==> flow/design.v <==
module control_unit (
    input wire clk,
    input wire reset,
    input wire [3:0] opcode,
    input wire zero_flag,
    input wire carry_flag,
    output reg pc_inc,
    output reg pc_load,
    output reg ir_load,
    output reg acc_load,
    output reg mar_load,
    output reg mdr_load,
    output reg addr_sel,
    output reg mem_write
);
    localparam [2:0] 
        FETCH     = 3'b000,
        DECODE    = 3'b001,
        EXECUTE   = 3'b010,
        MEM_READ  = 3'b011,
        MEM_WRITE = 3'b100;
    reg [2:0] current_state, next_state;
    always @(posedge clk or posedge reset) begin
        if (reset)
            current_state <= FETCH;
        else
            current_state <= next_state;
    end
    always @(*) begin
        next_state = current_state;  
        case (current_state)
            FETCH: next_state = DECODE;
            DECODE: next_state = EXECUTE;
            EXECUTE: begin
                case (opcode)
                    4'b0001, 4'b0010, 4'b0011: next_state = MEM_READ;  
                    4'b0100: next_state = MEM_READ;   
                    4'b0101: next_state = MEM_WRITE;  
                    4'b1001: next_state = FETCH;      
                    4'b1010: next_state = FETCH;      
                    4'b1011: next_state = FETCH;      
                    default: next_state = FETCH;
                endcase
            end
            MEM_READ: next_state = FETCH;
            MEM_WRITE: next_state = FETCH;
            default: next_state = FETCH;
        endcase
    end
always @(*) begin
    pc_inc = 1'b0;
    pc_load = 1'b0;
    ir_load = 1'b0;
    acc_load = 1'b0;
    mar_load = 1'b0;
    mdr_load = 1'b0;
    addr_sel = 1'b0;
    mem_write = 1'b0;
    case (current_state)
        FETCH: begin
            pc_inc = 1'b1;
            ir_load = 1'b1;
        end
        DECODE: begin
            mar_load = 1'b1;
        end
        EXECUTE: begin
            case (opcode)
                4'b0101: begin   
                    mdr_load = 1'b1;
                end
                4'b0110: begin   
                    acc_load = 1'b1;
                end
                4'b0111: begin   
                    acc_load = 1'b1;
                end
                4'b1000: begin   
                    acc_load = 1'b1;
                end
                4'b1001: begin   
                    pc_load = 1'b1;
                end
                4'b1010: begin   
                    pc_load = zero_flag;
                end
                4'b1011: begin   
                    pc_load = carry_flag;
                end
                default: begin   
                end
            endcase
        end
        MEM_READ: begin   
            addr_sel = 1'b1;
            acc_load = 1'b1;
        end
        MEM_WRITE: begin
            addr_sel = 1'b1;
            mem_write = 1'b1;
        end
    endcase
end
endmodule
module datapath (
    input wire clk,
    input wire reset,
    input wire [7:0] data_in,
    input wire pc_inc,
    input wire pc_load,
    input wire ir_load,
    input wire acc_load,
    input wire mar_load,
    input wire mdr_load,
    input wire addr_sel,
    output reg [7:0] instruction,
    output reg [3:0] opcode,
    output reg [3:0] operand,
    output reg [7:0] alu_result,
    output reg zero_flag,
    output reg carry_flag,
    output reg [7:0] data_out,
    output reg [7:0] address
);
    reg [7:0] pc;         
    reg [7:0] acc;        
    reg [7:0] mar;        
    reg [7:0] mdr;        
    reg       carry;      
    reg [8:0] alu_temp;   
    always @(posedge clk or posedge reset) begin
        if (reset)
            instruction <= 8'b0;
        else if (ir_load)
            instruction <= data_in;
    end
    always @(*) begin
        opcode = instruction[7:4];
        operand = instruction[3:0];
    end
    always @(posedge clk or posedge reset) begin
        if (reset)
            pc <= 8'b0;
        else if (pc_load)
            pc <= {4'b0, operand};   
        else if (pc_inc)
            pc <= pc + 1;            
    end
    always @(posedge clk or posedge reset) begin
        if (reset) begin
            acc <= 8'b0;
            carry <= 1'b0;
        end else if (acc_load) begin
            acc <= alu_result;
            carry <= alu_temp[8];
        end
    end
    always @(posedge clk or posedge reset) begin
        if (reset)
            mar <= 8'b0;
        else if (mar_load)
            mar <= {4'b0, operand};  
    end
    always @(posedge clk or posedge reset) begin
        if (reset)
            mdr <= 8'b0;
        else if (mdr_load)
            mdr <= acc;  
    end
    always @(*) begin
        alu_temp = 9'b0;
        case (opcode)
            4'b0001: alu_temp = {1'b0, acc} + {1'b0, data_in};  
            4'b0010: alu_temp = {1'b0, acc} - {1'b0, data_in};  
            4'b0011: alu_temp = acc & data_in;                  
            4'b0100: alu_temp = data_in;                        
            4'b0110: alu_temp = ~{1'b0, acc};                   
            4'b0111: alu_temp = {acc, 1'b0};                    
            4'b1000: alu_temp = {1'b0, acc[7:1]};               
            default: alu_temp = {1'b0, acc};
        endcase
        alu_result = alu_temp[7:0];
        carry_flag = carry;
        zero_flag = (acc == 8'b0);
    end
    always @(*) begin
        data_out = mdr;
        address = (addr_sel) ? mar : pc;
    end
endmodule
module cpu_8bit (
    input wire clk,
    input wire reset,
    input wire [7:0] data_in,
    output wire [7:0] data_out,
    output wire [7:0] address,
    output wire mem_write
);
    wire [7:0] instruction;
    wire [3:0] opcode;
    wire [3:0] operand;
    wire [7:0] alu_result;
    wire zero_flag;
    wire carry_flag;
    wire pc_inc;
    wire pc_load;
    wire ir_load;
    wire acc_load;
    wire mar_load;
    wire mdr_load;
    wire addr_sel;
    control_unit ctrl (
        .clk(clk),
        .reset(reset),
        .opcode(opcode),
        .zero_flag(zero_flag),
        .carry_flag(carry_flag),
        .pc_inc(pc_inc),
        .pc_load(pc_load),
        .ir_load(ir_load),
        .acc_load(acc_load),
        .mar_load(mar_load),
        .mdr_load(mdr_load),
        .addr_sel(addr_sel),
        .mem_write(mem_write)
    );
    datapath dp (
        .clk(clk),
        .reset(reset),
        .data_in(data_in),
        .pc_inc(pc_inc),
        .pc_load(pc_load),
        .ir_load(ir_load),
        .acc_load(acc_load),
        .mar_load(mar_load),
        .mdr_load(mdr_load),
        .addr_sel(addr_sel),
        .instruction(instruction),
        .opcode(opcode),
        .operand(operand),
        .alu_result(alu_result),
        .zero_flag(zero_flag),
        .carry_flag(carry_flag),
        .data_out(data_out),
        .address(address)
    );
endmodule
clock: 3.21 ns
lec_check: 0
abc_area: 0
cap_margin: 30
cell_pad_in_sites_detail_placement: 2
cell_pad_in_sites_global_placement: 3
core_aspect_ratio: 1.32
core_margin: 2
core_utilization: 20
cts_cluster_diameter: 75
cts_cluster_size: 89
gpl_timing_driven: 0
hold_slack_margin: -0.09
min_routing_layer: met1
place_density_lb_addon: 0.02
setup_slack_margin: 0.56
slew_margin: 20
run.sh (not shown) runs the stock make flow with config.mk's settings and CLKGATE_MAP_FILE=.
The baseline finished clean.
Change:
- ABC_AREA: 0 -> 1
- CAP_MARGIN: 30 -> 10
- CELL_PAD_IN_SITES_DETAIL_PLACEMENT: 2 -> 1
Sequential share of layout area climbs by 2.1 points; final area goes down by a little under a tenth; clock power goes down by about a fifth; non-clock buffer count drops by 25; fmax goes up by a few percent; critical path depth is lower by 5.
Power figures rest on the tool's default switching activity, not on a simulated workload.
